File: flow/run.sh
#!/bin/bash
# the make line also repeats each setting of config.mk as NAME=value (left out here)
make -C /OpenROAD-flow-scripts/flow DESIGN_CONFIG=/design/flow/config.mk WORK_HOME=/design/flow/orfs CLKGATE_MAP_FILE= finish
File: flow/config.mk
export PLATFORM = sky130hd
export DESIGN_NAME = WaveGenerator
export DESIGN_NICKNAME = WaveGenerator
export VERILOG_FILES = /design/flow/design.v
export SDC_FILE = /design/flow/constraint.sdc
export NUM_CORES = 4
export LEC_CHECK = 0
export ABC_AREA = 1
export CAP_MARGIN = 20
export CORE_MARGIN = 2
export CORE_UTILIZATION = 60
export SLEW_MARGIN = 20
export TNS_END_PERCENT = 20
File: flow/constraint.sdc
create_clock -name core_clock -period 3.27 [get_ports {clk}]
set_input_delay 0.6540 -clock core_clock [delete_from_list [all_inputs] [get_ports {clk}]]
set_output_delay 0.6540 -clock core_clock [all_outputs]
set_load 0.01 [all_outputs]
File: flow/design.v
module NCO #(N = 32)(
  input clk,                  
  input rst,                  
  input [N-1:0] ctrl,         
  output reg [15:0] sin_out   
);
reg [N-1:0] phase;
always @(posedge clk) begin
  if (rst)
    phase <= {N{1'b0}};
  else
    phase <= phase + ctrl;
end
reg [5:0] sin_lut_sel;
reg [15:0] sin_lut_val;
always @(*) begin
  sin_lut_sel <= phase[N-2] ? ~(phase[N-3:N-8]-1'b1) : phase[N-3:N-8];
  if (phase[N-2] & ~|phase[N-3:N-8]) begin
    sin_out <= phase[N-1] ? 16'b10000000_00000001 : 16'b01111111_11111111;
  end else begin
    sin_out <= phase[N-1] ? (~sin_lut_val+1'b1) : sin_lut_val;    
  end
  case(sin_lut_sel)
    6'h00 : sin_lut_val <= 16'h0000;
    6'h01 : sin_lut_val <= 16'h0324;
    6'h02 : sin_lut_val <= 16'h0648;
    6'h03 : sin_lut_val <= 16'h096A;
    6'h04 : sin_lut_val <= 16'h0C8C;
    6'h05 : sin_lut_val <= 16'h0FAB;
    6'h06 : sin_lut_val <= 16'h12C8;
    6'h07 : sin_lut_val <= 16'h15E2;
    6'h08 : sin_lut_val <= 16'h18F9;
    6'h09 : sin_lut_val <= 16'h1C0B;
    6'h0A : sin_lut_val <= 16'h1F1A;
    6'h0B : sin_lut_val <= 16'h2223;
    6'h0C : sin_lut_val <= 16'h2528;
    6'h0D : sin_lut_val <= 16'h2826;
    6'h0E : sin_lut_val <= 16'h2B1F;
    6'h0F : sin_lut_val <= 16'h2E11;
    6'h10 : sin_lut_val <= 16'h30FB;
    6'h11 : sin_lut_val <= 16'h33DF;
    6'h12 : sin_lut_val <= 16'h36BA;
    6'h13 : sin_lut_val <= 16'h398C;
    6'h14 : sin_lut_val <= 16'h3C56;
    6'h15 : sin_lut_val <= 16'h3F17;
    6'h16 : sin_lut_val <= 16'h41CE;
    6'h17 : sin_lut_val <= 16'h447A;
    6'h18 : sin_lut_val <= 16'h471C;
    6'h19 : sin_lut_val <= 16'h49B4;
    6'h1A : sin_lut_val <= 16'h4C3F;
    6'h1B : sin_lut_val <= 16'h4EBF;
    6'h1C : sin_lut_val <= 16'h5133;
    6'h1D : sin_lut_val <= 16'h539B;
    6'h1E : sin_lut_val <= 16'h55F5;
    6'h1F : sin_lut_val <= 16'h5842;
    6'h20 : sin_lut_val <= 16'h5A82;
    6'h21 : sin_lut_val <= 16'h5CB3;
    6'h22 : sin_lut_val <= 16'h5ED7;
    6'h23 : sin_lut_val <= 16'h60EB;
    6'h24 : sin_lut_val <= 16'h62F1;
    6'h25 : sin_lut_val <= 16'h64E8;
    6'h26 : sin_lut_val <= 16'h66CF;
    6'h27 : sin_lut_val <= 16'h68A6;
    6'h28 : sin_lut_val <= 16'h6A6D;
    6'h29 : sin_lut_val <= 16'h6C23;
    6'h2A : sin_lut_val <= 16'h6DC9;
    6'h2B : sin_lut_val <= 16'h6F5E;
    6'h2C : sin_lut_val <= 16'h70E2;
    6'h2D : sin_lut_val <= 16'h7254;
    6'h2E : sin_lut_val <= 16'h73B5;
    6'h2F : sin_lut_val <= 16'h7504;
    6'h30 : sin_lut_val <= 16'h7641;
    6'h31 : sin_lut_val <= 16'h776B;
    6'h32 : sin_lut_val <= 16'h7884;
    6'h33 : sin_lut_val <= 16'h7989;
    6'h34 : sin_lut_val <= 16'h7A7C;
    6'h35 : sin_lut_val <= 16'h7B5C;
    6'h36 : sin_lut_val <= 16'h7C29;
    6'h37 : sin_lut_val <= 16'h7CE3;
    6'h38 : sin_lut_val <= 16'h7D89;
    6'h39 : sin_lut_val <= 16'h7E1D;
    6'h3A : sin_lut_val <= 16'h7E9C;
    6'h3B : sin_lut_val <= 16'h7F09;
    6'h3C : sin_lut_val <= 16'h7F61;
    6'h3D : sin_lut_val <= 16'h7FA6;
    6'h3E : sin_lut_val <= 16'h7FD8;
    6'h3F : sin_lut_val <= 16'h7FF5;
  endcase
end
endmodule
module Chirp #(N = 32)(
  input clk,
  input rst,
  input [7:0] delay,           
  input reverse,               
  input [N-1:0] min_ctrl,      
  input [N-1:0] max_ctrl,      
  input [N-1:0] inc_rate,      
  input [N-1:0] div_rate,      
  output reg nco_reset,        
  output reg [N-1:0] nco_ctrl  
);
wire [N-1:0] stt_ctrl;
wire [N-1:0] end_ctrl;
wire end_flag;
assign stt_ctrl = reverse ? max_ctrl : min_ctrl;
assign end_ctrl = reverse ? min_ctrl : max_ctrl;
assign end_flag = reverse ? (nco_ctrl <= end_ctrl) : (nco_ctrl >= end_ctrl);
reg [N-1:0] rate_count;
reg [7:0] delay_count;
always @(posedge clk) begin
  if (rst) begin
    rate_count <= {N{1'b0}};
    delay_count <= 4'b0;
    nco_reset <= 1'b1;
    nco_ctrl <= {N{1'b0}};
  end else begin
    if (end_flag) begin
      nco_ctrl <= stt_ctrl;
      rate_count <= rate_count + 1'b1;
    end else if (rate_count >= div_rate) begin
      nco_ctrl <= reverse ? nco_ctrl - inc_rate : nco_ctrl + inc_rate;
      rate_count <= {N{1'b0}};
    end else
      rate_count <= rate_count + 1'b1;
    if (end_flag) begin
      if (delay_count >= delay)
        delay_count <= 8'b0;
      else
        delay_count <= delay_count + 1'b1;
    end
    nco_reset <= |delay_count;
  end
end
endmodule
module WaveGenerator #(N = 32, M = 16)(
  input clk,
  input rst,
  input chirp_reverse,             
  input [7:0] chirp_delay,         
  input [N-1:0] chirp_min_ctrl,    
  input [N-1:0] chirp_max_ctrl,    
  input [N-1:0] chirp_inc_rate,    
  input [N-1:0] chirp_div_rate,    
  output reg [M-1:0] waveform     
);
reg nco_reset;
reg [N-1:0] nco_ctrl;
wire chirp_nco_reset;
wire [N-1:0] chirp_nco_ctrl;
wire [15:0] sin_out;
always @(posedge clk) begin
  nco_ctrl <= chirp_nco_ctrl;
  nco_reset <= chirp_nco_reset;
  waveform <= sin_out;
end
NCO #(.N(N)) NCO0 (
  .clk     ( clk       ),  
  .rst     ( nco_reset ),  
  .ctrl    ( nco_ctrl  ),  
  .sin_out ( sin_out   )  
);
Chirp #(.N(N)) Chirp0 (
  .clk       ( clk             ),  
  .rst       ( rst             ),  
  .delay     ( chirp_delay     ),  
  .reverse   ( chirp_reverse   ),  
  .min_ctrl  ( chirp_min_ctrl  ),  
  .max_ctrl  ( chirp_max_ctrl  ),  
  .inc_rate  ( chirp_inc_rate  ),  
  .div_rate  ( chirp_div_rate  ),  
  .nco_reset ( chirp_nco_reset ),  
  .nco_ctrl  ( chirp_nco_ctrl  )   
);
endmodule
==> flow_summary_export.csv, run 1 <==
group,metric,value,unit
logic_synthesis,muxShareOfSynthArea,0,
global_route,grt_pass1_wl,79.4,mm
final_timing,slew_viol_final,0,
logic_synthesis,top_cell_area_share,0.221,
die,die_width,157,um
clock_tree,tritoncts,"yes",
die,design.core.area,22700,um2
cells_and_area,area_growth,33.3,%
placement,numPlacedInstances,2819,
clock_tree,cts_hold_buf,0,
setup_path,crit_path_end_kind,"register",
logic_synthesis,aoi_share,0.160,
cells_and_area,finalNonFillerCells,2875,
logic_synthesis,top_area_cell,"dfxtp_1",
placement,gp_congestion,0.985,
final_timing,period_used_share,1.08,
setup_path,cp_num_cells,26,
logic_synthesis,adder_share,0.142,
setup_path,cp-startpoint,"chirp_inc_rate[1]",
route,vias,17213,
logic_synthesis,synth.distinct_cells,50,
logic_synthesis,synth-xor-area-share,0.0527,
logic_synthesis,ys_warn_count,3,
min_path,worst_hold_path.num_cells,0,
global_route,overflow,0,
pwr,p_leak,9.39,nW
setup_path,cp_common_cell,"nand2_1",
cells_and_area,fill_cells,1451,
logic_synthesis,synth_top_flop_cell,"dfxtp_1",
clock_tree,clockBufferDepth,2,
final_timing,period_minus_slack,3.54,ns
route,drcViolationCount,0,
logic_synthesis,edf_count,0,
logic_synthesis,synthTopCellsByCount,"nand2_1, inv_1, nor2_1",
pwr,p_per_area,656,nW/um2
pwr,comb_cell_power,0.00743,W
setup_path,worstPathMaxFanout,3,
status,outcome,"failed layout checks",
clock_tree,root_buffer,"clkbuf_16",
clock_tree,h-tree-depth,4,
final_timing,whs,0.402,ns
setup_path,reg2reg_depth,18,
pwr,power-top-group,"combinational cells",
clock_tree,clk_latency,0.44,ns
placement,dp_hpwl,36.8,mm
logic_synthesis,top_cells_by_area,"dfxtp_1, nand2_1, ha_1, inv_1, nor2_1",
route,detail-route-antenna-nets,0,
min_path,hold_class,"reg2reg",
setup_path,required,3.60,ns
clock_tree,path_clk_slew,0.08,ns
die,ioPinCount,155,
setup_path,crit_arrival,3.87,ns
final_timing,clock.fmax,283,MHz
setup_path,crit_path_max_incr_delay,0.31,ns
logic_synthesis,yosys_register_bits,154,
final_timing,skew,0.0219,ns
global_route,track_usage,0.399,
setup_path,worst_setup_path_start_kind,"input pin",
logic_synthesis,async_flop_share,0,
final_timing,finalHoldViolCount,0,
pwr,power,0.0122,W
logic_synthesis,top_cell,"nand2_1",
logic_synthesis,ys_cells,2233,
min_path,hp-start,"Chirp0.nco_reset",
logic_synthesis,syn_avg_cell_area,6.25,um2
final_timing,tightestPinTransition,0.759,ns
pwr,p_int,0.00626,W
route,routed_wl,50.6,mm
setup_path,crit_family,"simple AND/OR/NAND/NOR gates",
cells_and_area,final_util,0.819,
pwr,p_seq,0.00265,W
placement,port_buffers,154,
logic_synthesis,ys_seq_frac,0.221,
global_route,grt_max_degree,42,
route,n_antenna_cell,0,
clock_tree,numCtsBuffers,17,
setup_path,critical_path_buf_inv_count,5,
route,viasPerCell,5.99,
global_route,grt_pass1_vias,16724,
die,row_count,55,
pwr,p_seq_frac,0.217,
cells_and_area,finalNetCount,2873,
setup_path,r2r-start,"NCO0.phase[25]",
logic_synthesis,simple_gate_area_frac,0.330,
run,warning_count,44,
setup_path,slowest_stage,"ha_1",
logic_synthesis,top_logic_kind,"simple AND/OR/NAND/NOR gates",
die,initCoreUtil,0.614,
die,chip_area,24500,um2
setup_path,worstSetupEndpoint,"Chirp0.nco_ctrl[30]",
final_timing,postLayoutSetupSlackWorst,-0.269,ns
pwr,switching_power,0.00594,W
setup_path,r2r_slack,0.22,ns
setup_path,criticalPathCategory,"in2reg",
pwr,max-vdd-ir-drop,0.381,mV
route,dr.pass1.iters,8,
route,wl_per_cell,17.6,um
pwr,comb_power_share,0.609,
logic_synthesis,synth_cells,2233,
min_path,hold_end,"nco_reset",
pwr,powerClk,0.00212,W
pwr,p_sw_frac,0.487,
final_timing,slew_headroom,0.491,
status,so_faults,"negative setup slack",
logic_synthesis,yosys-stat-area,14000,um2
logic_synthesis,fp_nets,2529,
logic_synthesis,syn_area,14000,um2
route,drt_iter0_drc,1765,
final_timing,finalSetupViolations,14,
final_timing,grt_setup_unrepaired,"yes",
pwr,power.share.clock,0.174,
global_route,grt_antenna_before_repair,0,
final_timing,fin_tns_setup,-1.59,ns
setup_path,r2r-end,"waveform[13]",
clock_tree,clock_sinks,154,
die,die_y,157,um
run,cap_violations,0,
## final cells by class
type | count | area [um2] | area share
clock buffers | 17 | 425 | 0.0229
clock inverters | 15 | 211 | 0.0114
well taps | 285 | 357 | 0.0192
repair buffers | 383 | 3370 | 0.181
flip-flops and latches | 154 | 3080 | 0.166
inverters | 271 | 1040 | 0.0558
multi-input cells | 1750 | 10100 | 0.544
## through the flow
stage / worst slack (ns) / area (um2)
floorplan: -0.199 / 14000
global placement: -1.07 / 17200
detailed placement: -1.18 / 17200
CTS: -0.293 / 18300
global route: -0.432 / 18600
finish: -0.269 / 18600
## layer usage
metal / global-route usage / routed length, um
met5: 0 / 0
met2: 0.700 / 24400
met3: 0.0554 / 4350
met1: 0.478 / 19300
met4: 0.200 / 2620
## timing repair
| item | CTS | global route |
|---|---|---|
| setup buffers | 12 | 13 |
| setup endpoints to repair | 31 | 43 |
| gates resized | 127 | 70 |
| pin swaps | 64 | 62 |
==> run 2, diff against run 1 <==
Settings changed: ABC_AREA 1 to not set, CELL_PAD_IN_SITES_GLOBAL_PLACEMENT set to 0, CORE_UTILIZATION 60 to 70, CTS_CLUSTER_DIAMETER set to 117, CTS_CLUSTER_SIZE set to 32, GPL_ROUTABILITY_DRIVEN set to 1, PLACE_DENSITY set to 0.65, SLEW_MARGIN 20 to 35, TNS_END_PERCENT 20 to not set.
Clock period 3.27 ns to 6.34 ns, I/O delays scaled along.
==> run 2 against run 1 <==
  * The run now finishes clean
  * Global-route usage is 3.7 points lower
  * Largest power group unchanged
  * Critical endpoint is now Chirp0.nco_ctrl[26]
  * Non-clock buffer count down 202
  * Power fell by 64%
  * Synthesized cell count down 24%
==> flow_summary_export.csv, run 2 <==
group,metric,value,unit
route,vias,13465,
die,initCoreUtil,0.717,
logic_synthesis,fp_nets,1982,
clock_tree,root_buffer,"clkbuf_16",
setup_path,worstPathMaxFanout,5,
placement,place_area,15100,um2
min_path,hold_class,"reg2reg",
pwr,p_int,0.00260,W
setup_path,r2r-end,"waveform[12]",
route,dr.pass1.iters,7,
cells_and_area,finalNonFillerCells,2056,
clock_tree,path_clk_slew,0.08,ns
min_path,hp-start,"Chirp0.nco_reset",
final_timing,tightestPinTransition,0.904,ns
min_path,worst_hold_path.num_cells,0,
die,row_count,50,
logic_synthesis,edf_count,0,
final_timing,slew_headroom,0.397,
placement,dp_hpwl,27.2,mm
route,n_antenna_cell,0,
pwr,p_sw_frac,0.405,
logic_synthesis,top_area_cell,"dfxtp_1",
logic_synthesis,synth-xor-area-share,0.0779,
logic_synthesis,syn_avg_cell_area,7.98,um2
setup_path,crit_arrival,6.02,ns
die,die_y,143,um
logic_synthesis,syn_area,13500,um2
min_path,hold_end,"nco_reset",
final_timing,finalSetupViolations,0,
run,cap_violations,0,
die,chip_area,20300,um2
pwr,power-top-group,"combinational cells",
cells_and_area,area_growth,16.9,%
logic_synthesis,top_cells_by_area,"dfxtp_1, ha_1, mux2i_1, xnor2_1, nor2_1",
cells_and_area,finalNetCount,2105,
clock_tree,clock_sinks,154,
logic_synthesis,adder_share,0.147,
pwr,max-vdd-ir-drop,0.214,mV
placement,port_buffers,154,
setup_path,worst_setup_path_start_kind,"input pin",
final_timing,fin_tns_setup,0,ns
logic_synthesis,synth.distinct_cells,86,
pwr,powerClk,0.00102,W
logic_synthesis,muxShareOfSynthArea,0.0540,
setup_path,critical_path_buf_inv_count,1,
pwr,switching_power,0.00177,W
route,wl_per_cell,17.9,um
setup_path,r2r_slack,1.39,ns
status,outcome,"timing/DRC/antenna clean",
pwr,comb_cell_power,0.00212,W
setup_path,reg2reg_depth,18,
logic_synthesis,synthTopCellsByCount,"nor2_1, ha_1, dfxtp_1",
final_timing,period_used_share,0.897,
route,routed_wl,36.8,mm
logic_synthesis,simple_gate_area_frac,0.193,
route,drt_iter0_drc,1223,
setup_path,criticalPathCategory,"in2reg",
route,viasPerCell,6.55,
final_timing,clock.fmax,176,MHz
die,design.core.area,18800,um2
global_route,grt_pass1_wl,60.5,mm
setup_path,cp-startpoint,"chirp_inc_rate[4]",
logic_synthesis,async_flop_share,0,
clock_tree,numCtsBuffers,17,
clock_tree,cts_hold_buf,0,
setup_path,slowest_stage,"nor4_1",
global_route,grt_antenna_before_repair,0,
logic_synthesis,yosys_register_bits,154,
logic_synthesis,synth_top_flop_cell,"dfxtp_1",
clock_tree,post_cts_buffers,0,
cells_and_area,fin_area,15700,um2
placement,numPlacedInstances,2024,
clock_tree,clk_latency,0.44,ns
final_timing,finalHoldViolCount,0,
global_route,grt_pass1_vias,12957,
global_route,grt_max_degree,66,
final_timing,slew_viol_final,0,
clock_tree,h-tree-depth,4,
setup_path,required,6.68,ns
final_timing,grt_setup_unrepaired,"no",
run,warning_count,41,
pwr,p_per_area,277,nW/um2
pwr,power.share.clock,0.233,
setup_path,r2r-start,"NCO0.phase[25]",
pwr,p_seq,0.00123,W
logic_synthesis,aoi_share,0.244,
pwr,p_seq_frac,0.281,
final_timing,period_minus_slack,5.68,ns
setup_path,worstSetupEndpoint,"Chirp0.nco_ctrl[26]",
setup_path,crit_path_end_kind,"register",
clock_tree,tritoncts,"yes",
route,drcViolationCount,0,
die,die_width,143,um
logic_synthesis,top_logic_kind,"AND-OR/OR-AND gates",
route,detail-route-antenna-nets,0,
setup_path,crit_path_max_incr_delay,0.60,ns
placement,gp_congestion,0.945,
pwr,comb_power_share,0.486,
clock_tree,ctsResizeCount,0,
logic_synthesis,top_cell_area_share,0.229,
setup_path,crit_family,"simple AND/OR/NAND/NOR gates",
logic_synthesis,synth_cells,1686,
logic_synthesis,ys_seq_frac,0.229,
logic_synthesis,top_cell,"nor2_1",
final_timing,skew,0.0167,ns
logic_synthesis,ys_cells,1686,
pwr,p_leak,6.78,nW
setup_path,cp_num_cells,16,
die,ioPinCount,155,
global_route,track_usage,0.363,
logic_synthesis,yosys-stat-area,13500,um2
global_route,overflow,0,
setup_path,path_cells,"clkdlybuf4s50_1 -> nor4_1 -> nand2_1 -> nor2_1 -> nor2_1 -> xnor2_1 -> ha_1 -> a2111oi_0 -> o21ai_0 -> nand4_1 -> a211oi_1 -> or2_2 -> a311oi_1 -> nor3_1 -> or3b_2 -> a311oi_1",
logic_synthesis,ys_warn_count,3,
clock_tree,clockBufferDepth,2,
==> run 2: per-stage QoR <==
step	total power [W]	setup WS, ns	hold slack (ns)	utilization
2_1_floorplan	0.00274	0.944	0.310	-
6_report	0.00436	0.656	0.331	0.838
4_1_cts	0.00431	0.715	0.332	0.838
5_1_grt	0.00462	0.321	0.345	0.838
3_3_place_gp	0.00322	0.557	0.310	0.807
3_5_place_dp	0.00328	0.318	0.315	0.807
==> run 2: area by class of cell <==
type | count | area (um2)
clock buffer | 20 | 457
clock inverter | 12 | 129
multi-input combinational | 1361 | 9660
fill | 1171 | 3040
inverter | 94 | 353
timing repair buffer | 181 | 1750
sequential | 154 | 3090
tap | 234 | 293
==> run 2: routing by layer <==
layer	global-route usage	up-vias	part of all wire
met4	0.169	0	0.042
li1	-	6444	-
met3	0.0537	153	0.071
met2	0.623	669	0.47
met5	0	-	0
met1	0.447	6199	0.41
==> run 3, diff against run 2 <==
Settings changed: ABC_AREA set to 1, CELL_PAD_IN_SITES_GLOBAL_PLACEMENT 0 to 1, CORE_ASPECT_RATIO set to 0.6, CORE_UTILIZATION 70 to 62, CTS_CLUSTER_DIAMETER 117 to 142, CTS_CLUSTER_SIZE 32 to 77, MAX_ROUTING_LAYER set to met4, PLACE_DENSITY 0.65 to 0.77, SLEW_MARGIN 35 to 20.
Clock period 6.34 ns to 3.64 ns, I/O delays scaled along.
==> run 3 against run 2 <==
  * The flow now stops in global placement without I/O
  * Synthesized cell count increased by 32%
  * Die area is 17% higher
  * Area after synthesis grew 3.7%
==> flow_summary_export.csv, run 3 <==
group,metric,value,unit
logic_synthesis,top_cell,"nand2_1",
logic_synthesis,top_cells_by_area,"dfxtp_1, nand2_1, ha_1, inv_1, nor2_1",
status,outcome,"did not finish",
logic_synthesis,yosys_register_bits,154,
logic_synthesis,syn_area,14000,um2
logic_synthesis,muxShareOfSynthArea,0,
die,die_width,198,um
logic_synthesis,synthTopCellsByCount,"nand2_1, inv_1, nor2_1",
logic_synthesis,synth-xor-area-share,0.0527,
logic_synthesis,yosys-stat-area,14000,um2
die,die_y,120,um
status,tool.error,"[ERROR GPL-0301] Utilization 103.071 % exceeds 100%.",
logic_synthesis,top_logic_kind,"simple AND/OR/NAND/NOR gates",
logic_synthesis,top_area_cell,"dfxtp_1",
die,initCoreUtil,0.632,
logic_synthesis,async_flop_share,0,
logic_synthesis,ys_seq_frac,0.221,
die,row_count,42,
status,stop_stage,"global placement without I/O",
logic_synthesis,synth_top_flop_cell,"dfxtp_1",
logic_synthesis,fp_nets,2529,
die,chip_area,23800,um2
logic_synthesis,synth.distinct_cells,50,
logic_synthesis,synth_cells,2233,
logic_synthesis,aoi_share,0.160,
logic_synthesis,top_cell_area_share,0.221,
die,design.core.area,22100,um2
logic_synthesis,ys_cells,2233,
logic_synthesis,syn_avg_cell_area,6.25,um2
logic_synthesis,adder_share,0.142,
logic_synthesis,ys_warn_count,3,
logic_synthesis,edf_count,0,
logic_synthesis,simple_gate_area_frac,0.330,
==> run 4, diff against run 3 <==
Settings changed: CELL_PAD_IN_SITES_GLOBAL_PLACEMENT 1 to not set, CORE_ASPECT_RATIO 0.6 to 0.5, CORE_UTILIZATION 62 to 72, CTS_CLUSTER_DIAMETER 142 to 400, CTS_CLUSTER_SIZE 77 to 94, GPL_ROUTABILITY_DRIVEN 1 to not set, MAX_ROUTING_LAYER met4 to not set, PLACE_DENSITY 0.77 to 0.38, SETUP_SLACK_MARGIN set to 1.04, SLEW_MARGIN 20 to 40, TNS_END_PERCENT set to 15.
Clock period 3.64 ns to 3.54 ns, I/O delays scaled along.
==> run 4 against run 3 <==
  * The run fails in clock tree synthesis
  * Die area is 13% lower
  * Area after synthesis stayed put
  * Synthesized cell count stayed put
==> flow_summary_export.csv, run 4 <==
group,metric,value,unit
die,die_width,201,um
logic_synthesis,synth_top_flop_cell,"dfxtp_1",
logic_synthesis,top_cell,"nand2_1",
logic_synthesis,yosys-stat-area,14000,um2
logic_synthesis,adder_share,0.142,
logic_synthesis,aoi_share,0.160,
status,stop_stage,"clock tree synthesis",
logic_synthesis,top_area_cell,"dfxtp_1",
die,initCoreUtil,0.746,
logic_synthesis,yosys_register_bits,154,
status,tool.error,"[ERROR DPL-0033] detailed placement checks failed during check placement.",
logic_synthesis,ys_seq_frac,0.221,
logic_synthesis,ys_cells,2233,
logic_synthesis,synthTopCellsByCount,"nand2_1, inv_1, nor2_1",
logic_synthesis,top_logic_kind,"simple AND/OR/NAND/NOR gates",
logic_synthesis,muxShareOfSynthArea,0,
logic_synthesis,simple_gate_area_frac,0.330,
placement,gp_congestion,1.09,
logic_synthesis,edf_count,0,
logic_synthesis,syn_avg_cell_area,6.25,um2
logic_synthesis,top_cell_area_share,0.221,
die,ioPinCount,155,
logic_synthesis,async_flop_share,0,
placement,dp_hpwl,36.0,mm
logic_synthesis,fp_nets,2529,
placement,place_ws,-0.919,ns
die,row_count,35,
status,outcome,"did not finish",
logic_synthesis,ys_warn_count,3,
placement,port_buffers,154,
logic_synthesis,synth.distinct_cells,50,
die,chip_area,20600,um2
die,die_y,102,um
logic_synthesis,synth-xor-area-share,0.0527,
die,design.core.area,18700,um2
logic_synthesis,syn_area,14000,um2
logic_synthesis,top_cells_by_area,"dfxtp_1, nand2_1, ha_1, inv_1, nor2_1",
logic_synthesis,synth_cells,2233,
## run 4: through the flow
step                      setup TNS (ns)  instance area (um2)   util  cells  hold WS [ns]
after floorplan                        0                14200      -   2233         0.310
after global placement             -9.70                16800  0.900   2741         0.394
after detailed placement          -14.37                16800  0.900   2741         0.395
==> run 5, diff against run 4 <==
Settings changed: ABC_AREA 1 to not set, CORE_ASPECT_RATIO 0.5 to not set, CORE_UTILIZATION 72 to 40, CTS_CLUSTER_DIAMETER 400 to not set, CTS_CLUSTER_SIZE 94 to not set, PLACE_DENSITY 0.38 to not set, SETUP_SLACK_MARGIN 1.04 to -0.43, SLEW_MARGIN 40 to 20, TNS_END_PERCENT 15 to not set.
Clock period 3.54 ns to 5.34 ns, I/O delays scaled along.
==> run 5 against run 4 <==
  * Now clean on timing, DRC and antenna
  * Area after synthesis shrank 3.6%
  * Die area grew 71%
  * Synthesized cell count shrank 24%
==> flow_summary_export.csv, run 5 <==
group,metric,value,unit
setup_path,crit_path_end_kind,"register",
route,n_antenna_cell,0,
logic_synthesis,synth_top_flop_cell,"dfxtp_1",
clock_tree,h-tree-depth,4,
clock_tree,tritoncts,"yes",
die,die_width,187,um
min_path,worst_hold_path.num_cells,0,
clock_tree,clockBufferDepth,2,
route,highest_layer,"met4",
die,die_y,187,um
setup_path,crit_family,"AND-OR/OR-AND gates",
setup_path,crit_path_max_incr_delay,0.60,ns
run,warning_count,39,
min_path,hold_end,"nco_reset",
die,row_count,67,
logic_synthesis,top_cell,"nor2_1",
logic_synthesis,synth.distinct_cells,86,
min_path,hold_class,"reg2reg",
logic_synthesis,ys_cells,1686,
final_timing,finalSetupViolations,0,
final_timing,grt_setup_unrepaired,"no",
setup_path,critical_path_buf_inv_count,2,
clock_tree,clock_sinks,154,
global_route,grt_pass1_wl,61.3,mm
die,design.core.area,33400,um2
logic_synthesis,synth-xor-area-share,0.0779,
logic_synthesis,top_cells_by_area,"dfxtp_1, ha_1, mux2i_1, xnor2_1, nor2_1",
cells_and_area,final_util,0.490,
route,dr.pass1.iters,5,
final_timing,period_used_share,0.929,
global_route,overflow,0,
pwr,p_sw_frac,0.395,
clock_tree,post_cts_buffers,0,
clock_tree,ctsResizeCount,0,
setup_path,reg2reg_depth,17,
route,wl_per_cell,15.7,um
pwr,power-top-group,"combinational cells",
route,routed_wl,36.4,mm
setup_path,worst_setup_path_start_kind,"input pin",
pwr,p_leak,6.98,nW
pwr,p_seq,0.00144,W
global_route,track_usage,0.210,
route,detail-route-antenna-nets,0,
final_timing,fin_tns_setup,0,ns
placement,dp_hpwl,28.7,mm
cells_and_area,logic_area,9670,um2
cells_and_area,register_area,3080,um2
clock_tree,root_buffer,"clkbuf_16",
final_timing,slew_headroom,0.363,
pwr,comb_cell_power,0.00255,W
pwr,comb_power_share,0.490,
logic_synthesis,syn_area,13500,um2
logic_synthesis,top_cell_area_share,0.229,
route,drt_iter0_drc,1039,
pwr,switching_power,0.00206,W
logic_synthesis,adder_share,0.147,
global_route,grt_pass1_vias,12321,
setup_path,r2r_slack,0.58,ns
logic_synthesis,simple_gate_area_frac,0.193,
final_timing,finalHoldViolCount,0,
setup_path,slowest_stage,"a2111oi_0",
clock_tree,cts_hold_buf,0,
setup_path,worstSetupEndpoint,"Chirp0.nco_ctrl[21]",
die,initCoreUtil,0.403,
placement,gp_congestion,0.957,
status,outcome,"timing/DRC/antenna clean",
global_route,grt_antenna_before_repair,0,
setup_path,cp-startpoint,"chirp_inc_rate[9]",
setup_path,crit_arrival,5.28,ns
clock_tree,clk_latency,0.43,ns
route,viasPerCell,5.51,
logic_synthesis,yosys-stat-area,13500,um2
pwr,p_per_area,318,nW/um2
cells_and_area,area_growth,21.5,%
logic_synthesis,top_area_cell,"dfxtp_1",
setup_path,r2r-start,"NCO0.phase[25]",
setup_path,worstPathMaxFanout,4,
final_timing,slew_viol_final,0,
route,drcViolationCount,0,
placement,port_buffers,154,
final_timing,skew,0.0135,ns
setup_path,path_cells,"clkdlybuf4s50_1 -> or4_1 -> nor3_1 -> nand3_1 -> nor2_1 -> nor2_1 -> xnor2_1 -> ha_1 -> or2_2 -> a21oi_1 -> a211oi_1 -> a311o_1 -> a2111oi_0 -> buf_4 -> o31ai_1 -> a21oi_1 -> xnor2_1 -> a41o_1",
logic_synthesis,yosys_register_bits,154,
logic_synthesis,syn_avg_cell_area,7.98,um2
final_timing,whs,0.338,ns
setup_path,cp_num_cells,18,
logic_synthesis,synth_cells,1686,
pwr,max-vdd-ir-drop,0.239,mV
clock_tree,path_clk_slew,0.06,ns
global_route,grt_max_degree,43,
pwr,powerClk,0.00121,W
route,wl_met1,17.9,mm
route,wl_met2,16.6,mm
pwr,p_seq_frac,0.277,
clock_tree,numCtsBuffers,17,
final_timing,clock.fmax,201,MHz
logic_synthesis,fp_nets,1982,
logic_synthesis,top_logic_kind,"AND-OR/OR-AND gates",
logic_synthesis,muxShareOfSynthArea,0.0540,
die,chip_area,35100,um2
logic_synthesis,synthTopCellsByCount,"nor2_1, ha_1, dfxtp_1",
min_path,hp-start,"Chirp0.nco_reset",
pwr,p_int,0.00315,W
final_timing,period_minus_slack,4.96,ns
run,cap_violations,0,
logic_synthesis,ys_seq_frac,0.229,
die,ioPinCount,155,
route,met3_length,1.54,mm
cells_and_area,fill_cells,3309,
logic_synthesis,ys_warn_count,3,
logic_synthesis,aoi_share,0.244,
logic_synthesis,edf_count,0,
logic_synthesis,async_flop_share,0,
route,vias,12718,
pwr,power.share.clock,0.233,
setup_path,r2r-end,"waveform[13]",
final_timing,tightestPinTransition,0.951,ns
setup_path,required,5.66,ns
cells_and_area,finalNetCount,2145,
setup_path,criticalPathCategory,"in2reg",
run 5: layer usage:
metal,vias up,global-route usage
li1,6526,-
met1,5840,0.288
met2,318,0.350
met3,34,0.0308
met4,0,0.0430
met5,-,0
run 5: cell type report:
cell class,instances,share of cell area
Timing Repair Buffer,221,0.129
Clock buffer,18,0.0262
Clock inverter,14,0.00979
Multi-Input combinational cell,1361,0.591
Inverter,94,0.0216
Tap cell,448,0.0343
Sequential cell,154,0.188
run 5: through the flow:
stage,std cells,setup slack (ns),area [um2],total power [W]
6_report,2310,0.377,16400,0.00521
5_1_grt,2310,0.00183,16400,0.00560
4_1_cts,2310,0.467,16400,0.00522
3_5_place_dp,2278,0.000944,15800,0.00399
3_3_place_gp,2278,0.0426,15800,0.00396
2_1_floorplan,1686,0.144,13500,0.00325
==> run 6, diff against run 5 <==
Settings changed: CORE_UTILIZATION 40 to 56, SETUP_SLACK_MARGIN -0.43 to 0.94.
Clock period 5.34 ns to 3.98 ns, I/O delays scaled along.
==> run 6 against run 5 <==
  * The layout now fails its checks (negative setup slack)
  * Wire length up 35%
  * Clock-buffer cell count fell by 1
  * Final area up 23%
  * Via count rose by 21%
  * Register-to-register slack lost 0.08 ns
  * Global-route usage increased by 13 points
  * Die area is 28% lower
  * Non-clock buffer count rose by 241
  * Highest routed layer unchanged
==> flow_summary_export.csv, run 6 <==
group,metric,value,unit
setup_path,r2r-start,"NCO0.phase[25]",
clock_tree,path_clk_slew,0.09,ns
setup_path,crit_arrival,4.43,ns
final_timing,finalSetupViolations,4,
setup_path,worst_setup_path_start_kind,"input pin",
final_timing,slew_viol_final,0,
min_path,hold_class,"reg2reg",
pwr,switching_power,0.00373,W
min_path,worst_hold_path.num_cells,0,
clock_tree,numCtsBuffers,17,
logic_synthesis,top_cells_by_area,"dfxtp_1, ha_1, mux2i_1, xnor2_1, nor2_1",
route,drt_iter0_drc,1631,
logic_synthesis,aoi_share,0.244,
pwr,p_per_area,440,nW/um2
status,so_faults,"negative setup slack",
pwr,p_leak,8.73,nW
route,n_antenna_cell,0,
pwr,p_int,0.00512,W
setup_path,r2r-end,"waveform[10]",
cells_and_area,final_util,0.856,
die,initCoreUtil,0.572,
placement,place_ws,-0.725,ns
route,detail-route-antenna-nets,0,
global_route,grt_use_met2,0.605,
setup_path,worstSetupEndpoint,"Chirp0.nco_ctrl[31]",
global_route,track_usage,0.344,
cells_and_area,logic_area,11300,um2
placement,dp_hpwl,30.9,mm
global_route,use_met1,0.398,
logic_synthesis,synthTopCellsByCount,"nor2_1, ha_1, dfxtp_1",
setup_path,crit_path_end_kind,"register",
placement,port_buffers,154,
global_route,grt.busiest_layer,"met2",
final_timing,skew,0.0208,ns
logic_synthesis,edf_count,0,
min_path,hp-start,"Chirp0.nco_reset",
logic_synthesis,ys_seq_frac,0.229,
logic_synthesis,top_logic_kind,"AND-OR/OR-AND gates",
global_route,grt_pass1_wl,72.1,mm
clock_tree,tritoncts,"yes",
pwr,p_sw_frac,0.422,
die,die_width,159,um
final_timing,postLayoutSetupSlackWorst,-0.114,ns
clock_tree,root_buffer,"clkbuf_16",
final_timing,slew_headroom,0.463,
route,dr.pass1.iters,6,
die,design.core.area,23500,um2
logic_synthesis,synth_cells,1686,
placement,gp_congestion,0.958,
setup_path,cp_common_cell,"nor2_1",
global_route,overflow,0,
global_route,grt_antenna_before_repair,0,
pwr,power.share.clock,0.190,
setup_path,crit_family,"AND-OR/OR-AND gates",
pwr,max-vdd-ir-drop,0.303,mV
setup_path,slowest_stage,"or4_4",
logic_synthesis,synth.distinct_cells,86,
final_timing,finalHoldViolCount,0,
run,cap_violations,0,
final_timing,grt_setup_unrepaired,"yes",
pwr,comb_power_share,0.591,
clock_tree,h-tree-depth,4,
pwr,power-top-group,"combinational cells",
logic_synthesis,ys_warn_count,3,
cells_and_area,register_area,3090,um2
logic_synthesis,synth-xor-area-share,0.0779,
logic_synthesis,simple_gate_area_frac,0.193,
die,chip_area,25300,um2
global_route,grt_max_degree,34,
setup_path,path_cells,"buf_6 -> or4_4 -> nor3_4 -> and2_4 -> nand2_1 -> nor2_1 -> nor2_1 -> xnor2_1 -> ha_1 -> a21oi_1 -> o21ai_2 -> a221oi_4 -> a31oi_4 -> o31ai_4 -> buf_4 -> a21o_1 -> nand4b_1 -> a31oi_1",
logic_synthesis,syn_avg_cell_area,7.98,um2
cells_and_area,area_growth,49.7,%
setup_path,required,4.32,ns
logic_synthesis,muxShareOfSynthArea,0.0540,
status,outcome,"failed layout checks",
min_path,hold_end,"nco_reset",
final_timing,clock.fmax,244,MHz
setup_path,worstPathMaxFanout,4,
setup_path,cp_num_cells,18,
logic_synthesis,top_cell,"nor2_1",
clock_tree,clock_sinks,154,
cells_and_area,finalNetCount,2386,
setup_path,crit_path_max_incr_delay,0.55,ns
logic_synthesis,yosys-stat-area,13500,um2
logic_synthesis,top_area_cell,"dfxtp_1",
clock_tree,clockBufferDepth,2,
final_timing,period_minus_slack,4.09,ns
setup_path,r2r_slack,0.50,ns
pwr,p_seq_frac,0.219,
final_timing,period_used_share,1.03,
route,drcViolationCount,0,
pwr,comb_cell_power,0.00523,W
route,viasPerCell,6.36,
logic_synthesis,syn_area,13500,um2
die,die_y,159,um
logic_synthesis,adder_share,0.147,
logic_synthesis,async_flop_share,0,
die,row_count,56,
logic_synthesis,top_cell_area_share,0.229,
pwr,powerClk,0.00168,W
global_route,grt_use_met3,0.0542,
logic_synthesis,synth_top_flop_cell,"dfxtp_1",
setup_path,reg2reg_depth,16,
route,vias,15395,
route,wl_per_cell,20.3,um
run,warning_count,44,
setup_path,criticalPathCategory,"in2reg",
clock_tree,clk_latency,0.45,ns
clock_tree,cts_hold_buf,0,
setup_path,critical_path_buf_inv_count,2,
pwr,p_seq,0.00194,W
final_timing,tightestPinTransition,0.803,ns
cells_and_area,fill_cells,1353,
route,routed_wl,49.2,mm
global_route,grt_pass1_vias,14898,
logic_synthesis,ys_cells,1686,
logic_synthesis,yosys_register_bits,154,
setup_path,cp-startpoint,"chirp_inc_rate[6]",
die,ioPinCount,155,
logic_synthesis,fp_nets,1982,
==> run 6: final cells by class <==
type                       instances  share of cell area
inverter                          94              0.0194
clock buffer                      17              0.0211
sequential                       154               0.153
multi-input combinational       1361               0.560
timing repair buffer             462               0.217
clock inverter                    15             0.00907
tap                              319              0.0198
==> run 6: through the flow <==
| step | setup TNS (ns) | total power (W) | area (um2) | hold WS, ns | cells |
|---|---|---|---|---|---|
| final | -0.304 | 0.00886 | 20100 | 0.333 | 2422 |
| after detailed placement | -13.44 | 0.00597 | 17200 | 0.313 | 2291 |
| after floorplan | -0.213 | 0.00462 | 14200 | 0.310 | 1686 |
| after global routing | -1.45 | 0.00923 | 20100 | 0.343 | 2422 |
| after CTS | 0 | 0.00814 | 19300 | 0.332 | 2392 |
| after global placement | -8.05 | 0.00588 | 17200 | 0.313 | 2291 |
==> run 6: repair_timing <==
item | 4_1_cts | 5_1_grt
buffers inserted | 61 | 29
pin swaps | 157 | 98
hold endpoints to repair | 0 | 0
resized | 268 | 134
endpoints found under the setup margin | 87 | 93
gates cloned | 8 | 1
==> run 6: metal layers <==
metal	up-vias	routed length, um
li1	7003	-
met1	7287	19200
met2	856	23900
met3	249	3180
met4	0	2900
met5	-	0
==> run 7, diff against run 6 <==
Settings changed: CORE_UTILIZATION 56 to 40, CTS_CLUSTER_DIAMETER set to 335, CTS_CLUSTER_SIZE set to 90, MAX_ROUTING_LAYER set to met4, MIN_ROUTING_LAYER set to met2, SETUP_SLACK_MARGIN 0.94 to not set, SLEW_MARGIN 20 to 0.
Clock period 3.98 ns to 6.0 ns, I/O delays scaled along.
==> run 7 against run 6 <==
  * Utilization is 37 points lower
  * Die area is 39% higher
  * Worst hold slack worse by 0.0041 ns
  * The run now finishes clean
  * Final area is 20% lower
  * Register-to-register slack better by 0.44 ns
  * Wire length is 20% lower
==> flow_summary_export.csv, run 7 <==
group,metric,value,unit
setup_path,path_cells,"clkdlybuf4s50_1 -> or4_1 -> nor3_1 -> nand3_1 -> nor2_1 -> a31oi_1 -> xnor2_1 -> ha_1 -> a21o_1 -> a31o_2 -> a221oi_1 -> a31oi_1 -> or2_2 -> o311ai_0 -> mux2i_1 -> o211a_1",
clock_tree,clk_latency,0.44,ns
logic_synthesis,ys_cells,1686,
setup_path,r2r-end,"waveform[13]",
setup_path,crit_family,"AND-OR/OR-AND gates",
final_timing,slew_viol_final,0,
run,cap_violations,0,
pwr,p_int,0.00279,W
clock_tree,cts_hold_buf,0,
route,viasPerCell,7.84,
logic_synthesis,top_cell_area_share,0.229,
min_path,hold_end,"nco_reset",
final_timing,finalHoldViolCount,0,
pwr,p_per_area,294,nW/um2
die,chip_area,35100,um2
logic_synthesis,aoi_share,0.244,
final_timing,fin_tns_setup,0,ns
placement,place_ws,0.349,ns
die,initCoreUtil,0.403,
logic_synthesis,top_cells_by_area,"dfxtp_1, ha_1, mux2i_1, xnor2_1, nor2_1",
global_route,grt_max_degree,67,
cells_and_area,final_util,0.481,
logic_synthesis,synth_cells,1686,
pwr,comb_cell_power,0.00230,W
setup_path,crit_arrival,5.67,ns
route,routed_wl,39.2,mm
setup_path,reg2reg_depth,16,
logic_synthesis,edf_count,0,
final_timing,period_minus_slack,5.34,ns
die,row_count,67,
setup_path,r2r-start,"NCO0.phase[25]",
route,drt_iter0_drc,3124,
clock_tree,clockBufferDepth,2,
pwr,p_seq,0.00130,W
clock_tree,numCtsBuffers,17,
final_timing,slew_headroom,0.306,
setup_path,cp_num_cells,16,
setup_path,slowest_stage,"or4_1",
clock_tree,ctsResizeCount,0,
final_timing,clock.fmax,187,MHz
min_path,hold_class,"reg2reg",
pwr,power,0.00472,W
final_timing,whs,0.329,ns
setup_path,worstSetupEndpoint,"Chirp0.nco_ctrl[29]",
run,warning_count,39,
final_timing,tightestPinTransition,1.04,ns
placement,dp_hpwl,29.2,mm
global_route,grt_pass1_vias,18604,
setup_path,crit_path_max_incr_delay,0.58,ns
setup_path,r2r_slack,0.94,ns
global_route,overflow,0,
die,design.core.area,33400,um2
logic_synthesis,ys_warn_count,3,
pwr,p_leak,6.82,nW
global_route,grt_pass1_wl,63.1,mm
die,die_width,187,um
route,dr.pass1.iters,13,
route,drcViolationCount,0,
final_timing,grt_setup_unrepaired,"no",
logic_synthesis,simple_gate_area_frac,0.193,
logic_synthesis,synthTopCellsByCount,"nor2_1, ha_1, dfxtp_1",
pwr,powerClk,0.00112,W
logic_synthesis,fp_nets,1982,
final_timing,period_used_share,0.890,
logic_synthesis,syn_avg_cell_area,7.98,um2
pwr,power.share.clock,0.238,
min_path,worst_hold_path.num_cells,0,
setup_path,cp-startpoint,"chirp_inc_rate[9]",
global_route,grt_antenna_before_repair,0,
logic_synthesis,adder_share,0.147,
setup_path,critical_path_buf_inv_count,1,
placement,port_buffers,154,
pwr,power-top-group,"combinational cells",
setup_path,crit_path_end_kind,"register",
logic_synthesis,top_cell,"nor2_1",
setup_path,cp_common_cell,"a31oi_1",
clock_tree,path_clk_slew,0.07,ns
clock_tree,root_buffer,"clkbuf_16",
global_route,track_usage,0.351,
setup_path,worstPathMaxFanout,5,
clock_tree,post_cts_buffers,0,
route,wl_per_cell,17.2,um
final_timing,finalSetupViolations,0,
route,vias,17833,
logic_synthesis,top_logic_kind,"AND-OR/OR-AND gates",
logic_synthesis,ys_seq_frac,0.229,
logic_synthesis,synth-xor-area-share,0.0779,
setup_path,worst_setup_path_start_kind,"input pin",
clock_tree,tritoncts,"yes",
setup_path,required,6.33,ns
pwr,p_seq_frac,0.276,
pwr,max-vdd-ir-drop,0.213,mV
pwr,switching_power,0.00194,W
logic_synthesis,syn_area,13500,um2
cells_and_area,area_growth,19.4,%
status,outcome,"timing/DRC/antenna clean",
die,ioPinCount,155,
pwr,p_sw_frac,0.410,
setup_path,criticalPathCategory,"in2reg",
logic_synthesis,synth_top_flop_cell,"dfxtp_1",
logic_synthesis,muxShareOfSynthArea,0.0540,
logic_synthesis,yosys-stat-area,13500,um2
die,die_y,187,um
min_path,hp-start,"Chirp0.nco_reset",
pwr,comb_power_share,0.486,
final_timing,skew,0.0123,ns
cells_and_area,finalNetCount,2110,
logic_synthesis,synth.distinct_cells,86,
logic_synthesis,async_flop_share,0,
clock_tree,h-tree-depth,4,
logic_synthesis,top_area_cell,"dfxtp_1",
logic_synthesis,yosys_register_bits,154,
clock_tree,clock_sinks,154,
route,detail-route-antenna-nets,0,
route,n_antenna_cell,0,
placement,gp_congestion,0.959,
final_timing,postLayoutSetupSlackWorst,0.658,ns
run 7: layout make-up:
type                    instances  area (um2)
clock buffers                  19         453
clock inverters                13         156
fillers                      3328       17300
inverters                      94         353
multi-input cells            1361        9670
flip-flops and latches        154        3080
well taps                     448         561
repair buffers                186        1790
run 7: layer usage:
layer	global-route usage	vias up	part of all wire
met5	-	-	0
met1	-	6381	0
met2	0.401	4641	0.50
li1	-	6375	-
met4	0.0475	0	0.073
met3	0.474	436	0.43
run 7: through the flow:
stage	instances	area, um2
after floorplan	1686	13500
after global placement	2243	15500
after detailed placement	2243	15500
after CTS	2275	16100
after global routing	2275	16100
final	2275	16100
==> run 8, diff against run 7 <==
Settings changed: ABC_AREA set to 1, CORE_ASPECT_RATIO set to 0.5, CORE_UTILIZATION 40 to 18, CTS_CLUSTER_DIAMETER 335 to 378, CTS_CLUSTER_SIZE 90 to 98, GPL_ROUTABILITY_DRIVEN set to 0, MAX_ROUTING_LAYER met4 to not set, MIN_ROUTING_LAYER met2 to not set, PLACE_DENSITY_LB_ADDON set to 0.3, SETUP_SLACK_MARGIN set to -0.57, SLEW_MARGIN 0 to 5, TNS_END_PERCENT set to 10.
==> run 8 against run 7 <==
  * Still clean on timing, DRC and antenna
  * Worst hold slack better by 0.054 ns
  * Clock power hardly changed
  * Cell count grew 50%
  * Maximum frequency is 11% higher
  * Area after synthesis grew 3.7%
  * Non-clock buffer count shrank 19
  * Wire length rose by 20%
  * Clock skew is 0.0042 ns higher
  * Register-to-register slack better by 0.90 ns
  * Combinational power increased by 42%
  * Critical endpoint is now Chirp0.nco_ctrl[31]
==> flow_summary_export.csv, run 8 <==
group,metric,value,unit
route,routed_wl,47.2,mm
placement,numPlacedInstances,3378,
pwr,power-top-group,"combinational cells",
final_timing,clock.fmax,207,MHz
clock_tree,clk_latency,0.46,ns
die,row_count,72,
global_route,grt_pass1_vias,14307,
route,vias,14620,
logic_synthesis,syn_area,14000,um2
clock_tree,cts_hold_buf,0,
setup_path,slowest_stage,"clkdlybuf4s50_1",
setup_path,worstSetupEndpoint,"Chirp0.nco_ctrl[31]",
clock_tree,clockBufferDepth,2,
placement,port_buffers,154,
die,initCoreUtil,0.181,
logic_synthesis,muxShareOfSynthArea,0,
pwr,p_sw_frac,0.493,
clock_tree,h-tree-depth,4,
cells_and_area,area_growth,23.3,%
route,dr.pass1.iters,5,
final_timing,finalSetupViolations,0,
setup_path,required,6.40,ns
logic_synthesis,yosys-stat-area,14000,um2
route,drt_iter0_drc,853,
route,met3_length,1.47,mm
setup_path,critical_path_buf_inv_count,4,
logic_synthesis,simple_gate_area_frac,0.330,
logic_synthesis,async_flop_share,0,
clock_tree,ctsResizeCount,0,
logic_synthesis,synth_cells,2233,
global_route,grt_antenna_before_repair,0,
pwr,p_int,0.00295,W
final_timing,whs,0.383,ns
global_route,grt_max_degree,61,
min_path,hp-start,"Chirp0.nco_reset",
setup_path,reg2reg_depth,20,
run,warning_count,39,
setup_path,crit_family,"simple AND/OR/NAND/NOR gates",
route,wl_met2,24.1,mm
final_timing,fin_tns_setup,0,ns
final_timing,tightestPinTransition,1.02,ns
setup_path,cp-startpoint,"chirp_inc_rate[0]",
logic_synthesis,aoi_share,0.160,
pwr,power.share.clock,0.195,
final_timing,period_minus_slack,4.82,ns
final_timing,slew_headroom,0.313,
logic_synthesis,top_cell,"nand2_1",
setup_path,crit_arrival,5.22,ns
pwr,comb_cell_power,0.00326,W
logic_synthesis,yosys_register_bits,154,
clock_tree,path_clk_slew,0.08,ns
run,cap_violations,0,
global_route,track_usage,0.117,
cells_and_area,fill_cells,8711,
die,ioPinCount,155,
logic_synthesis,adder_share,0.142,
min_path,hold_end,"nco_reset",
cells_and_area,register_area,3080,um2
clock_tree,clock_sinks,154,
logic_synthesis,top_logic_kind,"simple AND/OR/NAND/NOR gates",
final_timing,period_used_share,0.804,
setup_path,r2r-start,"NCO0.phase[24]",
clock_tree,root_buffer,"clkbuf_16",
route,highest_layer,"met4",
die,die_y,201,um
global_route,overflow,0,
logic_synthesis,top_cells_by_area,"dfxtp_1, nand2_1, ha_1, inv_1, nor2_1",
clock_tree,numCtsBuffers,17,
pwr,p_per_area,339,nW/um2
final_timing,slew_viol_final,0,
setup_path,r2r_slack,1.84,ns
die,design.core.area,77000,um2
pwr,p_seq_frac,0.245,
die,chip_area,79900,um2
pwr,max-vdd-ir-drop,0.193,mV
pwr,comb_power_share,0.559,
route,detail-route-antenna-nets,0,
status,outcome,"timing/DRC/antenna clean",
pwr,switching_power,0.00287,W
logic_synthesis,edf_count,0,
cells_and_area,finalNetCount,2657,
setup_path,worst_setup_path_start_kind,"input pin",
cells_and_area,finalNonFillerCells,3410,
pwr,p_leak,8.12,nW
route,wl_per_cell,13.8,um
placement,dp_hpwl,38.4,mm
logic_synthesis,fp_nets,2529,
final_timing,skew,0.0164,ns
setup_path,r2r-end,"waveform[12]",
final_timing,finalHoldViolCount,0,
logic_synthesis,synthTopCellsByCount,"nand2_1, inv_1, nor2_1",
min_path,worst_hold_path.num_cells,0,
logic_synthesis,ys_cells,2233,
cells_and_area,logic_area,9570,um2
setup_path,cp_num_cells,27,
route,wl_met1,20.6,mm
min_path,hold_class,"reg2reg",
pwr,p_seq,0.00143,W
logic_synthesis,synth_top_flop_cell,"dfxtp_1",
clock_tree,post_cts_buffers,0,
setup_path,worstPathMaxFanout,4,
final_timing,grt_setup_unrepaired,"no",
clock_tree,tritoncts,"yes",
logic_synthesis,top_area_cell,"dfxtp_1",
route,drcViolationCount,0,
die,die_width,398,um
logic_synthesis,synth-xor-area-share,0.0527,
logic_synthesis,synth.distinct_cells,50,
logic_synthesis,top_cell_area_share,0.221,
setup_path,crit_path_max_incr_delay,0.43,ns
logic_synthesis,ys_warn_count,3,
global_route,grt_pass1_wl,75.2,mm
logic_synthesis,syn_avg_cell_area,6.25,um2
route,n_antenna_cell,0,
pwr,powerClk,0.00114,W
setup_path,crit_path_end_kind,"register",
setup_path,criticalPathCategory,"in2reg",
logic_synthesis,ys_seq_frac,0.221,
route,viasPerCell,4.29,
-- run 8: area by class of cell --
type,count,area share
clock inverter,15,0.00996
inverter,271,0.0591
tap,1036,0.0753
clock buffer,17,0.0247
sequential,154,0.179
multi-input combinational,1750,0.556
timing repair buffer,167,0.0958
-- run 8: layer usage --
layer / vias up / global-route usage
li1: 7596 / -
met1: 6723 / 0.140
met5: - / 0
met2: 251 / 0.218
met3: 50 / 0.0128
met4: 0 / 0.0375
-- run 8: per-stage QoR --
stage	instance area [um2]	power (W)	util	setup slack [ns]
final	17200	0.00583	0.223	1.18
after CTS	17200	0.00586	0.223	1.22
after detailed placement	16600	0.00470	0.216	0.751
after global routing	17200	0.00638	0.223	0.688
after floorplan	14000	0.00375	-	1.83
after global placement	16600	0.00468	0.216	0.767
==> run 9, diff against run 8 <==
Settings changed: ABC_AREA 1 to not set, CORE_ASPECT_RATIO 0.5 to not set, CORE_UTILIZATION 18 to 70, CTS_CLUSTER_DIAMETER 378 to not set, CTS_CLUSTER_SIZE 98 to 62, GPL_ROUTABILITY_DRIVEN 0 to not set, PLACE_DENSITY_LB_ADDON 0.3 to not set, SETUP_SLACK_MARGIN -0.57 to -0.21, SLEW_MARGIN 5 to 20, TNS_END_PERCENT 10 to not set.
Clock period 6.0 ns to 3.88 ns, I/O delays scaled along.
==> run 9 against run 8 <==
  * The run now fails in global routing
  * Die area is 75% lower
  * Synthesized cell count is 24% lower
  * Area after synthesis is 3.6% lower
==> flow_summary_export.csv, run 9 <==
group,metric,value,unit
logic_synthesis,synth_top_flop_cell,"dfxtp_1",
logic_synthesis,synth-xor-area-share,0.0779,
die,die_y,143,um
logic_synthesis,edf_count,0,
status,outcome,"did not finish",
clock_tree,cts_hold_buf,0,
die,ioPinCount,155,
logic_synthesis,fp_nets,1982,
logic_synthesis,synth_cells,1686,
logic_synthesis,ys_seq_frac,0.229,
logic_synthesis,top_area_cell,"dfxtp_1",
die,design.core.area,18800,um2
placement,port_buffers,154,
global_route,overflow,3,
clock_tree,numCtsBuffers,17,
logic_synthesis,async_flop_share,0,
placement,gp_congestion,1.03,
die,die_width,143,um
logic_synthesis,aoi_share,0.244,
logic_synthesis,top_logic_kind,"AND-OR/OR-AND gates",
logic_synthesis,top_cells_by_area,"dfxtp_1, ha_1, mux2i_1, xnor2_1, nor2_1",
logic_synthesis,yosys-stat-area,13500,um2
logic_synthesis,adder_share,0.147,
status,tool.error,"[ERROR GRT-0116] Global routing finished with congestion. Check the congestion regions in the DRC Viewer.",
logic_synthesis,yosys_register_bits,154,
logic_synthesis,ys_cells,1686,
die,chip_area,20300,um2
logic_synthesis,muxShareOfSynthArea,0.0540,
logic_synthesis,top_cell_area_share,0.229,
status,stop_stage,"global routing",
global_route,track_usage,0.737,
clock_tree,clock_sinks,154,
placement,dp_hpwl,33.1,mm
logic_synthesis,simple_gate_area_frac,0.193,
die,initCoreUtil,0.717,
clock_tree,clockBufferDepth,2,
clock_tree,root_buffer,"clkbuf_16",
logic_synthesis,syn_avg_cell_area,7.98,um2
die,row_count,50,
logic_synthesis,ys_warn_count,3,
clock_tree,h-tree-depth,4,
logic_synthesis,synthTopCellsByCount,"nor2_1, ha_1, dfxtp_1",
logic_synthesis,synth.distinct_cells,86,
logic_synthesis,top_cell,"nor2_1",
logic_synthesis,syn_area,13500,um2
run 9: repair_timing:
action                                  CTS
endpoints found under the setup margin   14
pin swaps                                39
buffers inserted                         12
endpoints found under the hold margin     0
gates resized                            65
run 9: per-layer routing:
metal  GRT overflow  track usage
met4              3        0.766
met5              0        0.198
met1              0        0.730
met3              0        0.552
met2              0        0.927
run 9: stage by stage:
| step | cells | worst slack [ns] | hold slack [ns] | instance area [um2] |
|---|---|---|---|---|
| after floorplan | 1686 | -0.205 | 0.310 | 13600 |
| after CTS | 2248 | -0.246 | 0.353 | 17600 |
| after detailed placement | 2208 | -1.01 | 0.322 | 16700 |
| after global placement | 2208 | -0.772 | 0.323 | 16700 |
==> run 10, diff against run 9 <==
Settings changed: CORE_UTILIZATION 70 to 32, CTS_CLUSTER_SIZE 62 to not set, SETUP_SLACK_MARGIN -0.21 to not set.
Clock period 3.88 ns to 7.93 ns, I/O delays scaled along.
==> run 10 against run 9 <==
  * Now clean on timing, DRC and antenna
  * Synthesized cell count unchanged
  * Die area increased by 110%
  * Area after synthesis unchanged
==> flow_summary_export.csv, run 10 <==
group,metric,value,unit
status,outcome,"timing/DRC/antenna clean",
pwr,power-top-group,"combinational cells",
final_timing,skew,0.0139,ns
clock_tree,clock_sinks,154,
die,row_count,75,
clock_tree,clk_latency,0.45,ns
route,routed_wl,38.1,mm
die,chip_area,43700,um2
cells_and_area,finalNetCount,2091,
clock_tree,cts_hold_buf,0,
logic_synthesis,yosys-stat-area,13500,um2
route,drt_iter0_drc,1042,
die,ioPinCount,155,
cells_and_area,register_area,3080,um2
setup_path,crit_path_max_incr_delay,0.91,ns
logic_synthesis,synth.distinct_cells,86,
route,vias,12729,
clock_tree,h-tree-depth,4,
global_route,grt_pass1_wl,61.2,mm
final_timing,fin_tns_setup,0,ns
logic_synthesis,synth-xor-area-share,0.0779,
setup_path,worst_setup_path_start_kind,"register",
logic_synthesis,aoi_share,0.244,
pwr,p_per_area,218,nW/um2
logic_synthesis,simple_gate_area_frac,0.193,
logic_synthesis,ys_seq_frac,0.229,
cells_and_area,area_growth,19.1,%
die,initCoreUtil,0.322,
setup_path,criticalPathCategory,"reg2reg",
setup_path,worstPathMaxFanout,35,
setup_path,reg2reg_depth,16,
pwr,max-vdd-ir-drop,0.118,mV
cells_and_area,fin_area,16000,um2
logic_synthesis,synth_cells,1686,
placement,dp_hpwl,29.3,mm
placement,port_buffers,154,
logic_synthesis,top_logic_kind,"AND-OR/OR-AND gates",
pwr,p_leak,6.73,nW
logic_synthesis,adder_share,0.147,
cells_and_area,fill_cells,4227,
logic_synthesis,ys_cells,1686,
global_route,overflow,0,
final_timing,tightestPinTransition,0.972,ns
pwr,p_sw_frac,0.402,
logic_synthesis,synth_top_flop_cell,"dfxtp_1",
placement,numPlacedInstances,2314,
setup_path,r2r-start,"NCO0.phase[24]",
setup_path,cp-startpoint,"NCO0.phase[24]",
logic_synthesis,ys_warn_count,3,
pwr,powerClk,0.000854,W
route,viasPerCell,5.42,
run,warning_count,39,
setup_path,critical_path_buf_inv_count,3,
final_timing,period_used_share,0.762,
final_timing,finalHoldViolCount,0,
placement,gp_congestion,0.945,
logic_synthesis,muxShareOfSynthArea,0.0540,
final_timing,finalSetupViolations,0,
route,n_antenna_cell,0,
setup_path,r2r_slack,1.89,ns
global_route,grt_pass1_vias,11932,
logic_synthesis,top_area_cell,"dfxtp_1",
clock_tree,tritoncts,"yes",
final_timing,slew_headroom,0.352,
logic_synthesis,top_cell_area_share,0.229,
clock_tree,ctsResizeCount,0,
logic_synthesis,async_flop_share,0,
pwr,p_seq,0.000979,W
logic_synthesis,top_cells_by_area,"dfxtp_1, ha_1, mux2i_1, xnor2_1, nor2_1",
setup_path,r2r-end,"waveform[11]",
min_path,hold_end,"nco_reset",
setup_path,crit_arrival,6.31,ns
route,drcViolationCount,0,
run,cap_violations,0,
global_route,track_usage,0.172,
final_timing,slew_viol_final,0,
global_route,grt_antenna_before_repair,0,
pwr,p_seq_frac,0.280,
setup_path,slowest_stage,"dfxtp_1",
min_path,hp-start,"Chirp0.nco_reset",
pwr,power.share.clock,0.244,
setup_path,crit_family,"AND-OR/OR-AND gates",
cells_and_area,logic_area,9670,um2
final_timing,clock.fmax,166,MHz
clock_tree,path_clk_slew,0.07,ns
cells_and_area,finalNonFillerCells,2347,
min_path,hold_class,"reg2reg",
placement,place_area,15400,um2
setup_path,worstSetupEndpoint,"waveform[11]",
logic_synthesis,syn_avg_cell_area,7.98,um2
final_timing,whs,0.329,ns
logic_synthesis,fp_nets,1982,
route,dr.pass1.iters,5,
setup_path,required,8.20,ns
clock_tree,numCtsBuffers,17,
setup_path,crit_path_end_kind,"register",
route,wl_per_cell,16.2,um
route,detail-route-antenna-nets,0,
die,die_width,209,um
die,design.core.area,41800,um2
logic_synthesis,yosys_register_bits,154,
pwr,switching_power,0.00140,W
clock_tree,clockBufferDepth,2,
pwr,comb_power_share,0.476,
final_timing,grt_setup_unrepaired,"no",
pwr,power,0.00350,W
logic_synthesis,syn_area,13500,um2
setup_path,cp_num_cells,16,
logic_synthesis,edf_count,0,
setup_path,path_cells,"inv_1 -> ha_1 -> and2b_1 -> xnor2_2 -> buf_4 -> inv_2 -> ha_1 -> or2_2 -> a2111oi_0 -> a211o_1 -> o311ai_0 -> o31ai_1 -> nor4b_2 -> nand4_2 -> o311ai_0 -> o21ai_0",
logic_synthesis,synthTopCellsByCount,"nor2_1, ha_1, dfxtp_1",
final_timing,period_minus_slack,6.04,ns
logic_synthesis,top_cell,"nor2_1",
pwr,comb_cell_power,0.00166,W
clock_tree,post_cts_buffers,0,
global_route,grt_max_degree,48,
die,die_y,209,um
pwr,p_int,0.00209,W
clock_tree,root_buffer,"clkbuf_16",
min_path,worst_hold_path.num_cells,0,
run 10: per-stage QoR:
step	setup WS, ns	utilization
final	1.89	0.384
after global routing	1.41	0.384
after CTS	1.72	0.383
after detailed placement	1.24	0.369
after global placement	1.38	0.369
after floorplan	2.22	-
run 10: metal layers:
| metal | GRT usage | wire (um) |
|---|---|---|
| met2 | 0.273 | 16800 |
| met5 | 0 | 0 |
| met1 | 0.239 | 18500 |
| met3 | 0.0243 | 2000 |
| met4 | 0.0549 | 730 |
run 10: final cells by class:
cell class | instances | share of cell area
timing repair buffer | 167 | 0.103
sequential | 154 | 0.192
tap | 539 | 0.0421
clock buffer | 19 | 0.0283
multi-input combinational | 1361 | 0.603
inverter | 94 | 0.0220
clock inverter | 13 | 0.00976
==> run 11, diff against run 10 <==
Settings changed: CORE_UTILIZATION 32 to 71, CTS_CLUSTER_SIZE set to 62, HOLD_SLACK_MARGIN set to 0.29, PLACE_DENSITY set to 0.81.
Clock period 7.93 ns to 4.43 ns, I/O delays scaled along.
==> run 11 against run 10 <==
  * The run now fails in global routing
  * Die area shrank 54%
  * Synthesized cell count unchanged
  * Area after synthesis unchanged
==> flow_summary_export.csv, run 11 <==
group,metric,value,unit
status,stop_stage,"global routing",
logic_synthesis,synth-xor-area-share,0.0779,
status,tool.error,"[ERROR GRT-0232] Routing congestion too high. Check the congestion heatmap in the GUI.",
logic_synthesis,aoi_share,0.244,
logic_synthesis,synth.distinct_cells,86,
logic_synthesis,yosys_register_bits,154,
logic_synthesis,top_area_cell,"dfxtp_1",
die,die_width,142,um
logic_synthesis,adder_share,0.147,
placement,port_buffers,154,
logic_synthesis,muxShareOfSynthArea,0.0540,
logic_synthesis,fp_nets,1982,
clock_tree,h-tree-depth,4,
die,initCoreUtil,0.722,
global_route,overflow,62,
logic_synthesis,ys_warn_count,3,
logic_synthesis,synth_cells,1686,
logic_synthesis,top_cell_area_share,0.229,
logic_synthesis,synth_top_flop_cell,"dfxtp_1",
die,design.core.area,18600,um2
die,chip_area,20100,um2
placement,place_ws,-0.684,ns
logic_synthesis,edf_count,0,
logic_synthesis,ys_seq_frac,0.229,
logic_synthesis,ys_cells,1686,
placement,gp_congestion,0.974,
logic_synthesis,async_flop_share,0,
clock_tree,clockBufferDepth,2,
logic_synthesis,synthTopCellsByCount,"nor2_1, ha_1, dfxtp_1",
clock_tree,clock_sinks,154,
logic_synthesis,syn_avg_cell_area,7.98,um2
status,outcome,"did not finish",
logic_synthesis,top_cell,"nor2_1",
placement,numPlacedInstances,2153,
clock_tree,numCtsBuffers,17,
logic_synthesis,yosys-stat-area,13500,um2
die,row_count,50,
logic_synthesis,top_logic_kind,"AND-OR/OR-AND gates",
global_route,track_usage,0.761,
die,ioPinCount,155,
logic_synthesis,top_cells_by_area,"dfxtp_1, ha_1, mux2i_1, xnor2_1, nor2_1",
logic_synthesis,simple_gate_area_frac,0.193,
logic_synthesis,syn_area,13500,um2
clock_tree,root_buffer,"clkbuf_16",
die,die_y,142,um
clock_tree,cts_hold_buf,0,
placement,dp_hpwl,30.5,mm
==> run 11: what timing repair did <==
action,in CTS
buffers inserted,2
pin swaps,18
setup endpoints to repair,10
resized,34
==> run 11: per-layer routing <==
layer	global-route usage	overflow
met1	0.746	0
met2	0.945	33
met3	0.605	1
met4	0.791	28
met5	0.153	0
==> run 11: per-stage QoR <==
stage / instance area [um2] / hold WS [ns]
2_1_floorplan: 13500 / 0.310
4_1_cts: 16900 / 0.343
3_5_place_dp: 16200 / 0.312
3_3_place_gp: 16200 / 0.310
Power and IR drop assume default switching activity.
